Design mul, start of the top module:
module mul(
    input  wire        clk,
    input  wire        rst,
    input  wire [63:0] lm,
    input  wire [63:0] rm,
    input  wire [1:0]  Data_type,
    output reg  [19:0] mul_out
);
Size in the first run: ~160 flip-flops, about 150 I/O pins.
clock: 6.5 ns
lec_check: 0
cap_margin: 20
core_aspect_ratio: 0.5
core_margin: 7
core_utilization: 60
cts_cluster_diameter: 293
cts_cluster_size: 99
hold_slack_margin: -0.09
place_density: 0.76
slew_margin: 20
tns_end_percent: 20
run.sh (not shown) runs the stock make flow with config.mk's settings and CLKGATE_MAP_FILE=.
The starting point produced a clean layout.
Edit:
- CORE_ASPECT_RATIO: 0.5 -> 1.76
- SETUP_SLACK_MARGIN: default -> -0.65
Fmax rose by 1.5%.
Power came out lower by 0.75%.
Non-clock buffer count rises by 79.
Routed wire length increases by 1.0%.
Combinational power is about the same.
Core utilization went up by 0.30 points.
Worst setup slack is better by 91 ps.
Synthesized area is unchanged.
Clock power came out lower by about 6%.
Edit:
- CAP_MARGIN: 20 -> 15
- CORE_ASPECT_RATIO: 1.76 -> 0.5
- CORE_MARGIN: 7 -> 2
- CTS_CLUSTER_SIZE: 99 -> 91
- PLACE_DENSITY: 0.76 -> 0.39
- SETUP_SLACK_MARGIN: -0.65 -> default
After rerunning: Worst setup slack loses 12 ps. Synthesized cell count is unchanged. Cell count shrinks by 0.68%. Combinational power goes up by about 4%. Clock-buffer cell count increases by 1. Register-to-register slack got worse by 50 ps. Final area fell by 0.66%. Hold slack gets better by 100 ps. Sequential share of layout area stays flat.
Edit:
- CAP_MARGIN: 15 -> 20
- CORE_ASPECT_RATIO: 0.5 -> default
- CORE_UTILIZATION: 60 -> 34
- CTS_CLUSTER_SIZE: 91 -> 99
- PLACE_DENSITY: 0.39 -> default
- TNS_END_PERCENT: 20 -> default
Die size increases by well over a third.
Routed wire length increases by a few percent.
Hold slack got worse by 62 ps.
Non-clock buffer count increases by 108.
Final cell count increases by roughly a tenth.
Via count decreases by a few percent.

north:
Starting RTL as in the previous note.
Settings: LEC_CHECK=0, CAP_MARGIN=20, CORE_MARGIN=2, CORE_UTILIZATION=72, CTS_CLUSTER_DIAMETER=386, CTS_CLUSTER_SIZE=21, SETUP_SLACK_MARGIN=-0.35, SLEW_MARGIN=20; clock period 5.11 ns.
No final results exist for north, since it was stopped by error GRT-0232 during 5_1_grt.
What south does differently from north at the input level:
Settings: SETUP_SLACK_MARGIN removed (was -0.35); CORE_UTILIZATION changed from 72 to 40; CTS_CLUSTER_DIAMETER removed (was 386); CTS_CLUSTER_SIZE removed (was 21); the clock period (ns, I/O delays scaled along) changed from 5.11 to 6.26.
--- outcome ---
The flow did not stop early for south: all stages ran, and the layout cleared the timing, DRC and antenna checks.
Compared with north, in south count of port buffers added during placement held steady, vertical die dimension increased by about 34% relative to the old numbers, die outline area moved up, area of the placeable core increased about 80%.
From north to south, synthesized-area fraction occupied by ao, oa, aoi and oai cells did not move at all.
Looking at die boundary width, south sits about 34% above north.
Summary of south over north: adder-cell share of the synthesized area shows no meaningful change, sequential element share of the synthesized area held steady.
Area reported by Yosys stat of south is on par with north.
Of south and north, the higher setup fix buffers added after clock tree synthesis belongs to north.
Here is what was changed in the inputs of east compared with south.
Settings: a change of the clock period (ns, I/O delays scaled along) from 6.26 to 6.5.
Notes after the runs:
east was carried through to the last stage, and its layout satisfied the timing, DRC and antenna checks. Routed wire in east totals less than in south. [compare] base=south new=east: met2 track demand over resource has decreased; wire length of the first global-routing pass now smaller; post-route cell area shows a reduction of 4.2%. south -> east: global-route track usage on met1 flat. Going from south to east, final-report max-slew violation count flat, combinational fraction of the cell area went up, first-iteration detailed-routing DRC count moved up.
What west does differently from east at the input level:
Settings: an added CORE_ASPECT_RATIO of 0.5; an added PLACE_DENSITY of 0.76; an added HOLD_SLACK_MARGIN of -0.09; an added CTS_CLUSTER_SIZE of 99; an added CTS_CLUSTER_DIAMETER of 293; an added TNS_END_PERCENT of 20; a change of CORE_MARGIN from 2 to 7; an added SETUP_SLACK_MARGIN of -0.65; a change of CORE_UTILIZATION from 40 to 60.
==> comparison <==
[west vs east] number of cells in the finished layout apart from fillers: lower in west
Going from east to west, the worst supply voltage drop on vdd was found to have gone up by 1.1%.
Looking only at total routed wirelength, and setting everything else aside, the lower value of west and east goes to west.
On logic gate fraction of the total cell area, the higher figure sits with west, not east.
Taking east as the reference point, the clock skew of west falls by 0.0091 ns.
On worst setup slack after placement: west sits above east.
In the reports for west and east, the smaller pin count of the biggest net entering global routing belongs to east.
Relative to east, slack of the critical path decreased by 0.086 ns in west.
west -> east: level count of the clock H-tree delta 0, exact match
Power figures rest on the tool's default switching activity, not on a simulated workload.
